Setup of build 22:
==> flow/design.v (excerpt) <==
module FpCustomAddSub 
# (
	parameter	ManWidth	=	16,
	parameter	ExpWidth	=	6
)
(Rst_i,Clk_i,A_i,B_i,AddSub_i,Nd_i,Result_o,ResultValid_o);
Size: ~0.0077 sq mm of cells after synthesis.
Settings: LEC_CHECK=0, ABC_AREA=1, CAP_MARGIN=20, CORE_MARGIN=4, CORE_UTILIZATION=40, CTS_CLUSTER_DIAMETER=119, CTS_CLUSTER_SIZE=78, GPL_TIMING_DRIVEN=0, HOLD_SLACK_MARGIN=0.27, MIN_ROUTING_LAYER=met1, SLEW_MARGIN=20, TNS_END_PERCENT=75; clock period 3.89 ns.
run.sh (not shown) runs the stock make flow with config.mk's settings and CLKGATE_MAP_FILE=.
Build 22: flow completed, timing, DRC and antenna clean
Here is what was changed in the inputs of build 20 compared with build 22.
Settings: MIN_ROUTING_LAYER: met1 -> met2; CAP_MARGIN: 20 -> 35; CELL_PAD_IN_SITES_GLOBAL_PLACEMENT: unset -> 1; PLACE_DENSITY_LB_ADDON: unset -> 0.12; HOLD_SLACK_MARGIN: 0.27 -> unset; SETUP_SLACK_MARGIN: unset -> -0.28.
### Flow results
From the logs: build 20 reached the end of the flow and failed the layout checks with design-rule violations. Worst setup slack before clock tree synthesis: build 20 and build 22 compared, lower one is build 20. From build 22 to build 20 the numbers moved as follows: shortest clock period the worst path allows after layout picked up an extra 0.049 ns; data arrival time of the critical path picked up an extra 0.05 ns.
The inputs of build 94 differ from those of build 20 as listed below.
Settings: removing CTS_CLUSTER_SIZE (formerly 78); removing MIN_ROUTING_LAYER (formerly met2); changing CORE_UTILIZATION from 40 to 66; removing CELL_PAD_IN_SITES_GLOBAL_PLACEMENT (formerly 1); removing CTS_CLUSTER_DIAMETER (formerly 119); removing PLACE_DENSITY_LB_ADDON (formerly 0.12); removing SETUP_SLACK_MARGIN (formerly -0.28); removing ABC_AREA (formerly 1); changing CAP_MARGIN from 35 to 20; removing GPL_TIMING_DRIVEN (formerly 0); changing CORE_MARGIN from 4 to 2; removing TNS_END_PERCENT (formerly 75); changing the clock period (ns, I/O delays scaled along) from 3.89 to 3.66.
Notes after the runs:
Complete run, failing final checks: build 94, reason negative setup slack.
Number of global-route vias before repair ended up 34% lower on build 94 than on build 20.
Compared with build 20, in build 94 count of instantiated cells in the yosys netlist lost 223, highest net fanout along the worst path lost 5.
Build 20 has a lower overall routed net length than build 94.
Compared with build 20, build 94 is hungrier on power.
Relative to build 94, the following input files were edited for build 30:
Settings: an added TNS_END_PERCENT of 5; an added PLACE_DENSITY of 0.39; an added CTS_CLUSTER_SIZE of 96; a change of the clock period (ns, I/O delays scaled along) from 3.66 to 2.66.
Each of build 30 and build 94 falls short of a clean finish.
The flow completed for build 94, but it is not clean: the layout still shows negative setup slack.
Taking build 94 as the reference point, the routed wire length of build 30 rises by 44%.
Cell count along the critical path in build 30 is 1 above build 94.
Min share of the cycle needed by the critical path after routing across build 30 and build 94: build 94
Looking at combinational share of cell area across build 30 and build 94, the one that comes out higher is build 94.
Where register-to-register slack is concerned, build 94 is better than build 30.
Between build 30 and build 94, the global-route wire length before repair is lower for build 94.
A critical-path cell with the highest stage delay of sky130_fd_sc_hd__or4_4 is what build 30 shows, while sky130_fd_sc_hd__nor4_2 belongs to build 94.
Placed instance count in build 30 is 71 higher than in build 94
Changes observed in build 30 relative to build 94: depth of the worst register-to-register path increased 1, sequential cell area share shrank by 3.3 points, time the final worst path needs with I/O delays and setup has decreased.

## north
The RTL this note starts from:
==> flow/design.v <==
module FpCustomAddSub 
# (
	parameter	ManWidth	=	16,
	parameter	ExpWidth	=	6
)
(Rst_i,Clk_i,A_i,B_i,AddSub_i,Nd_i,Result_o,ResultValid_o);	
	function integer Log2;
	input integer value;
		begin
			Log2 = 0;
			while (value > 1) begin
				value   = value >> 1;
				Log2    = Log2 + 1;
			end
		end
	endfunction
	localparam	InOutWidth	=	1+ExpWidth+ManWidth;
	localparam	ExtManWidth	=	ManWidth+1;
	localparam	Stages	=	Log2(InOutWidth);
	input	Rst_i;
	input	Clk_i;
	input	[InOutWidth-1:0]	A_i;
	input	[InOutWidth-1:0]	B_i;
	input	AddSub_i;
	input	Nd_i;
	output	[InOutWidth-1:0]	Result_o;
	output	ResultValid_o;
	wire	signB	=	B_i[InOutWidth-1]^AddSub_i;
	wire	[InOutWidth-2:0]	absA	=	A_i[InOutWidth-2:0];
	wire	[InOutWidth-2:0]	absB	=	B_i[InOutWidth-2:0];
	reg		[InOutWidth-1:0]	muxA;
	reg		[InOutWidth-1:0]	muxB;
	reg	impliedA;
	reg	impliedB;
	reg	[InOutWidth-1:0]	muxAReg;
	reg	[InOutWidth-1:0]	muxBReg;
	reg	[ExpWidth-1:0]		expDiff;
	reg	addSubOrepation;
	wire	[ManWidth:0]	manA	=	{impliedA,	muxAReg[ManWidth-1:0]};
	wire	[ManWidth:0]	manB	=	{impliedB,	muxBReg[ManWidth-1:0]};
	reg	[ManWidth:0]	manANorm;
	reg	[ManWidth:0]	manBNorm;
	reg	addSubOrepationReg;
	reg	[ExtManWidth:0]	manSum;
	wire	[Stages-1:0]	distance;
	wire	[ExtManWidth+1:0]	dataArray	[0:Stages];
	wire	[Stages+1:0]	distanceR	=	{2'b00,distanceR1};
	reg		[ExtManWidth-1:0]	manSumReg;
	wire	[ExtManWidth-1:0]	normCMan	=	manSumReg	<<	distanceR1[Stages-1:0];	 
	reg	[ManWidth-1:0]	manC;
	reg	[ExpWidth-1:0]	expAPipe	[0:4];
	reg	[ExpWidth-1:0]	expC;
	reg	[4:0]	signC;
	reg	[8:0]	valid;
	assign  dataArray [0]	=	manSum;		
	assign	Result_o	=	{signC[4],expC,manC};
	assign	ResultValid_o	=	valid[4];
	always	@(*)	begin
		if	(absA<absB)	begin
			muxA	<=	{signB,absB};
			muxB	<=	{A_i[InOutWidth-1],absA};
		end	else	begin
			muxA	<=	{A_i[InOutWidth-1],absA};
			muxB	<=	{signB,absB};
		end 
	end
	always	@(posedge	Clk_i)	begin
		if	(muxA	[InOutWidth-2 -:ExpWidth]	==	8'h00)	begin	 
			impliedA	<=	1'b0;	 
		end	else	begin
			impliedA	<=	1'b1;	 
		end
		if	(muxB	[InOutWidth-2 -:ExpWidth]	==	8'h00)	begin	 
			impliedB	<=	1'b0;
		end	else	begin
			impliedB	<=	1'b1;
		end
		muxAReg	<=	muxA;
		muxBReg	<=	muxB;
		expDiff	<=	muxA[InOutWidth-2 -:ExpWidth]	-	muxB[InOutWidth-2 -:ExpWidth];	 
		addSubOrepation	<=	muxA[InOutWidth-1]	^	muxB[InOutWidth-1];	 
	end
	always	@(posedge	Clk_i)	begin
		manANorm	<=	manA;
		manBNorm	<=	manB	>>	expDiff;	 
		addSubOrepationReg <= addSubOrepation;
	end
	always	@(posedge	Clk_i)	begin
		if	(Rst_i)	begin
			manSum	<=	{ExtManWidth{1'b0}};
		end	else	if	(!addSubOrepationReg)	begin
			manSum	<=	{1'b0,	manANorm}	+	{1'b0,	manBNorm};
		end	else	begin
			manSum	<=	{1'b0,	manANorm}	-	{1'b0,	manBNorm};
		end
	end
	genvar	i;
	generate	
		for (i=0; i<Stages; i=i+1)	begin: searchMSB
			wire [ExtManWidth+1:0] dataIn;	
			wire [ExtManWidth+1:0] shitedDataOut;
			wire [ExtManWidth+1:0] dataOut;
			assign  dataIn = dataArray[i];
			wire    shiftDesired = ~|(dataIn[ExtManWidth+1:ExtManWidth+1-(1 << (Stages-1-i))]);
			assign  distance[(Stages-1-i)] = shiftDesired;		
			assign  shitedDataOut = dataIn << (1 << (Stages-1-i));	
			assign  dataOut = shiftDesired ? shitedDataOut : dataIn;	
			assign  dataArray[i+1] = dataOut;
		end
		reg	[Stages-1:0]	distanceR1;
		always	@(posedge	Clk_i)	begin
			distanceR1	<=	distance;
		end
	endgenerate	
	always	@(posedge	Clk_i)	begin
		manSumReg	<=	manSum	[ExtManWidth-1 -:ExtManWidth];
	end
	always	@(posedge	Clk_i)	begin
		if	(Rst_i)	begin
			manC	<=	{ManWidth{1'b0}};
		end	else	begin
			manC	<=	normCMan	[ExtManWidth-1 -:ManWidth];	 
		end
	end
	always	@(posedge	Clk_i)	begin	
		expAPipe[0]	<=	muxA[InOutWidth-2 -:ExpWidth];	 
		expAPipe[1]	<=	expAPipe[0];
		expAPipe[2]	<=	expAPipe[1];
		expAPipe[3]	<=	expAPipe[2];
		expAPipe[4]	<=	expAPipe[3];
	end
	always	@(posedge	Clk_i)	begin
		if	(&distanceR1)	begin
			expC	<=	{ExpWidth{1'b0}};
		end	else	begin
			if	(expAPipe[3]	>=	distanceR)	begin
				expC	<=	expAPipe[3]-distanceR+1;			 
			end	else	begin
				expC	<=	{{ExpWidth+1{1'b0}},1'b1};
			end
		end	
	end
	always	@(posedge	Clk_i)	begin
		signC	<=	{signC[3:0],	muxA[InOutWidth-1]};
	end
	always	@(posedge	Clk_i)	begin
		valid	<=	{valid[7:0],Nd_i};
	end	
endmodule
make LEC_CHECK=0 ABC_AREA=1 CAP_MARGIN=20 CELL_PAD_IN_SITES_DETAIL_PLACEMENT=0 CELL_PAD_IN_SITES_GLOBAL_PLACEMENT=1 CORE_MARGIN=10 CORE_UTILIZATION=45 CTS_CLUSTER_DIAMETER=379 CTS_CLUSTER_SIZE=100 MAX_ROUTING_LAYER=met5 PLACE_DENSITY=0.78 SETUP_SLACK_MARGIN=-0.23 SLEW_MARGIN=0 TNS_END_PERCENT=15 finish   # period 2.65 ns
STATUS run=north STAGES=ALL_DONE FINAL_CHECKS=FAILED CAUSE=negative setup slack
The following lists how south was set up differently from north:
# north
export LEC_CHECK = 0
export ABC_AREA = 1
export CAP_MARGIN = 20
export CELL_PAD_IN_SITES_DETAIL_PLACEMENT = 0
export CELL_PAD_IN_SITES_GLOBAL_PLACEMENT = 1
export CORE_MARGIN = 10
export CORE_UTILIZATION = 45
export CTS_CLUSTER_DIAMETER = 379
export CTS_CLUSTER_SIZE = 100
export MAX_ROUTING_LAYER = met5
export PLACE_DENSITY = 0.78
export SETUP_SLACK_MARGIN = -0.23
export SLEW_MARGIN = 0
export TNS_END_PERCENT = 15
create_clock -name core_clock -period 2.65 [get_ports {Clk_i}]
# south
export LEC_CHECK = 0
export CAP_MARGIN = 20
export CORE_MARGIN = 2
export CORE_UTILIZATION = 65
export SLEW_MARGIN = 20
create_clock -name core_clock -period 4.66 [get_ports {Clk_i}]
Run comparison: north launching instance or port of the critical path manBNorm[0]$_SDFF_PP0_; south launching instance or port of the critical path manBNorm[1]$_SDFF_PP0_. Between north and south, the flow reports fmax decreasing by more than a quarter. Taking north as the reference, in south multi-input combinational cell count went down; number of standard cells reported by yosys now smaller; portion of netlist area occupied by mux cells rose by 9.9 points; total power shows a reduction of 45%. south gives more global routing usage on met1 than north did. | worst slack on hold paths | north vs south | ≈ equal |. south finished end to end and its layout was clean on timing, DRC and antenna. Although it ran to completion, north produced a layout that fails the final checks because of negative setup slack. Changes observed in south relative to north: number of cells after detailed placement decreased 29%, via count decreased 770.
Modified inputs, east compared to south
# south
export LEC_CHECK = 0
export CAP_MARGIN = 20
export CORE_MARGIN = 2
export CORE_UTILIZATION = 65
export SLEW_MARGIN = 20
create_clock -name core_clock -period 4.66 [get_ports {Clk_i}]
# east
export LEC_CHECK = 0
export ABC_AREA = 1
export CAP_MARGIN = 20
export CORE_ASPECT_RATIO = 1.24
export CORE_MARGIN = 2
export CORE_UTILIZATION = 72
export CTS_CLUSTER_DIAMETER = 373
export CTS_CLUSTER_SIZE = 96
export PLACE_DENSITY = 0.39
export SLEW_MARGIN = 20
create_clock -name core_clock -period 4.66 [get_ports {Clk_i}]
### Flow results
- Of east and south, east shows the lower die area, with south above it.
- The cell count in the Yosys report of east is higher than that of south.
- The count of buffers not belonging to the clock network in the layout of east falls short of that of south by 6.
- NOTE: floorplan utilization in east exceeds that of south
- In the final reports, the cell area of east is smaller than that of south.
- Relative to south, east degrades total net switching power.
- Summary of east over south: post-layout total power decreased about 0.54%, setup slack after layout increased 0.67 ns, worst-case setup slack after placement increased 0.58 ns, number of global-route vias before repair increased 804.
- | utilization | lower: south |
What west does differently from east at the input level:
# east
export LEC_CHECK = 0
export ABC_AREA = 1
export CAP_MARGIN = 20
export CORE_ASPECT_RATIO = 1.24
export CORE_MARGIN = 2
export CORE_UTILIZATION = 72
export CTS_CLUSTER_DIAMETER = 373
export CTS_CLUSTER_SIZE = 96
export PLACE_DENSITY = 0.39
export SLEW_MARGIN = 20
create_clock -name core_clock -period 4.66 [get_ports {Clk_i}]
# west
export LEC_CHECK = 0
export CAP_MARGIN = 20
export CORE_MARGIN = 2
export CORE_UTILIZATION = 13
export SLEW_MARGIN = 20
create_clock -name core_clock -period 6.84 [get_ports {Clk_i}]
[summary]
west reached the end of the flow, and the finished layout is clean on the timing, design-rule and antenna checks. east finished end to end and its layout was clean on timing, DRC and antenna. east → west: via count saw a decrease, relative slew slack shows a reduction of 14 points. Combinational group share of total power (lower): west.

// FpCustomAddSub: RTL as listed in full above, without the edits since
Settings: LEC_CHECK=0, ABC_AREA=0, CAP_MARGIN=0, CELL_PAD_IN_SITES_DETAIL_PLACEMENT=2, CORE_MARGIN=6, CORE_UTILIZATION=40, CTS_CLUSTER_SIZE=96, GPL_ROUTABILITY_DRIVEN=0, GPL_TIMING_DRIVEN=0, MAX_ROUTING_LAYER=met5, PLACE_DENSITY_LB_ADDON=0.08, SLEW_MARGIN=30; clock period 6.56 ns.
Edit:
Settings changed: ABC_AREA 0 to default, CAP_MARGIN 0 to 20, CELL_PAD_IN_SITES_DETAIL_PLACEMENT 2 to default, CORE_MARGIN 6 to 2, CORE_UTILIZATION 40 to 64, CTS_CLUSTER_SIZE 96 to default, GPL_ROUTABILITY_DRIVEN 0 to default, GPL_TIMING_DRIVEN 0 to default, MAX_ROUTING_LAYER met5 to default, PLACE_DENSITY_LB_ADDON 0.08 to default, SLEW_MARGIN 30 to 20.
Clock period 6.56 ns to 2.19 ns, I/O delays scaled along.
This time the run stopped in global routing (5_1_grt), error GRT-0232.
Synthesized cell count does not change.
Die area fell by 43%.
Area after synthesis stays the same.
Edit:
Settings changed: ABC_AREA from default to 1, CORE_UTILIZATION 64 to 40, MAX_ROUTING_LAYER from default to met4.
Clock period 2.19 ns to 4.5 ns, I/O delays scaled along.
Now the flow finished clean.
Synthesized cell count is higher by 28%.
Synthesized area is about the same.
Die area goes up by 58%.

Setup of yarrow:
RTL: the design.v shown in full above, as it stands there.
clock: 2.65 ns
lec_check: 0
abc_area: 1
cap_margin: 20
cell_pad_in_sites_detail_placement: 0
cell_pad_in_sites_global_placement: 1
core_aspect_ratio: 1.72
core_margin: 10
core_utilization: 45
cts_cluster_diameter: 379
cts_cluster_size: 100
max_routing_layer: met5
place_density: 0.78
setup_slack_margin: -0.24
slew_margin: 0
tns_end_percent: 15
Final checks on yarrow, whose flow otherwise completed, came back failing, citing setup timing.
The following lists how onyx was set up differently from yarrow:
==> flow/config.mk <==
export PLATFORM = sky130hd
export DESIGN_NAME = FpCustomAddSub
export DESIGN_NICKNAME = FpCustomAddSub
export VERILOG_FILES = /design/flow/design.v
export SDC_FILE = /design/flow/constraint.sdc
export NUM_CORES = 4
export LEC_CHECK = 0
export ABC_AREA = 0
export CAP_MARGIN = 20
export CELL_PAD_IN_SITES_DETAIL_PLACEMENT = 0
export CELL_PAD_IN_SITES_GLOBAL_PLACEMENT = 1
export CORE_MARGIN = 5
export CORE_UTILIZATION = 25
export CTS_CLUSTER_DIAMETER = 92
export CTS_CLUSTER_SIZE = 84
export MAX_ROUTING_LAYER = met5
export PLACE_DENSITY_LB_ADDON = 0.03
export SLEW_MARGIN = 0
export TNS_END_PERCENT = 85
## What came out
Of yarrow and onyx, not a single run came through the flow clean. onyx against yarrow: final count of pins violating max slew shows no meaningful change; post-detailed-routing wire length shows an increase of 18%. When onyx is set beside yarrow, its setup slack of the critical path after layout turns out to be 0.52 ns smaller. onyx ended up with a higher combinational power than yarrow did. In onyx the row count turned out 2 higher than in yarrow. On gate count of the mapped netlist, the higher figure sits with yarrow, not onyx. In onyx, combinational power share is higher than in yarrow.
The following lists how willow was set up differently from onyx:
--- a/flow/config.mk
+++ b/flow/config.mk
@@ -9,11 +9,11 @@
 export CAP_MARGIN = 20
 export CELL_PAD_IN_SITES_DETAIL_PLACEMENT = 0
-export CELL_PAD_IN_SITES_GLOBAL_PLACEMENT = 1
-export CORE_MARGIN = 5
-export CORE_UTILIZATION = 25
+export CELL_PAD_IN_SITES_GLOBAL_PLACEMENT = 0
+export CORE_MARGIN = 2
+export CORE_UTILIZATION = 72
 export CTS_CLUSTER_DIAMETER = 92
 export CTS_CLUSTER_SIZE = 84
 export MAX_ROUTING_LAYER = met5
-export PLACE_DENSITY_LB_ADDON = 0.03
+export PLACE_DENSITY = 0.67
 export SLEW_MARGIN = 0
 export TNS_END_PERCENT = 85
==> flow/constraint.sdc <==
create_clock -name core_clock -period 3.1 [get_ports {Clk_i}]
set_input_delay 0.6200 -clock core_clock [delete_from_list [all_inputs] [get_ports {Clk_i}]]
set_output_delay 0.6200 -clock core_clock [all_outputs]
set_load 0.01 [all_outputs]
[summary]
In the summary table, willow is marked failed, with error DPL-0038 raised in global routing. Relative to onyx, die size has decreased by about 70% in willow. Relative to onyx, routability congestion estimate from global placement has increased by 25% in willow. Higher worst slack at placement was reported by willow, not onyx. Comparing onyx against willow, there is no change at all in number of instances in the synthesized netlist. Compared willow vs onyx, and total cell area at the placement stage is down in willow. Compare onyx and willow | number of placed instances, taps included lower: willow. Cmp willow vs onyx: placeable core area lower in willow. Post-cts hold buffer count came out exactly the same in onyx and willow.
Relative to willow, the following input files were edited for harbor:
==> flow/config.mk <==
export PLATFORM = sky130hd
export DESIGN_NAME = FpCustomAddSub
export DESIGN_NICKNAME = FpCustomAddSub
export VERILOG_FILES = /design/flow/design.v
export SDC_FILE = /design/flow/constraint.sdc
export NUM_CORES = 4
export LEC_CHECK = 0
export ABC_AREA = 1
export CAP_MARGIN = 20
export CELL_PAD_IN_SITES_DETAIL_PLACEMENT = 0
export CELL_PAD_IN_SITES_GLOBAL_PLACEMENT = 1
export CORE_MARGIN = 4
export CORE_UTILIZATION = 25
export CTS_CLUSTER_DIAMETER = 92
export CTS_CLUSTER_SIZE = 84
export MAX_ROUTING_LAYER = met5
export PLACE_DENSITY_LB_ADDON = 0.03
export SLEW_MARGIN = 0
export TNS_END_PERCENT = 70
==> flow/constraint.sdc <==
create_clock -name core_clock -period 2.65 [get_ports {Clk_i}]
set_input_delay 0.5300 -clock core_clock [delete_from_list [all_inputs] [get_ports {Clk_i}]]
set_output_delay 0.5300 -clock core_clock [all_outputs]
set_load 0.01 [all_outputs]
==> results <==
harbor finished end to end and its layout was clean on timing, DRC and antenna. The pre-placement core utilization reported for harbor is smaller than that of willow by 49 points. Taking harbor over willow, the site row count ratio works out to 1.7. Note that the net count after synthesis recorded for willow amounts to 0.801 times the value seen in harbor. The worst setup slack before clock tree synthesis of harbor is higher than that of willow. Comparing area fraction in compound gates after synthesis for willow and harbor, the bigger number came from willow. Of the two values seen for dominant non-sequential cell family after synthesis, AND-OR/OR-AND gates was produced by willow and simple AND/OR/NAND/NOR gates by harbor. harbor against willow: share of synthesized cell area in full adder, half adder and majority cells was more or less identical, total placed cells including tap cells increased by 537 relative to the old numbers.
Power figures rest on the tool's default switching activity, not on a simulated workload.
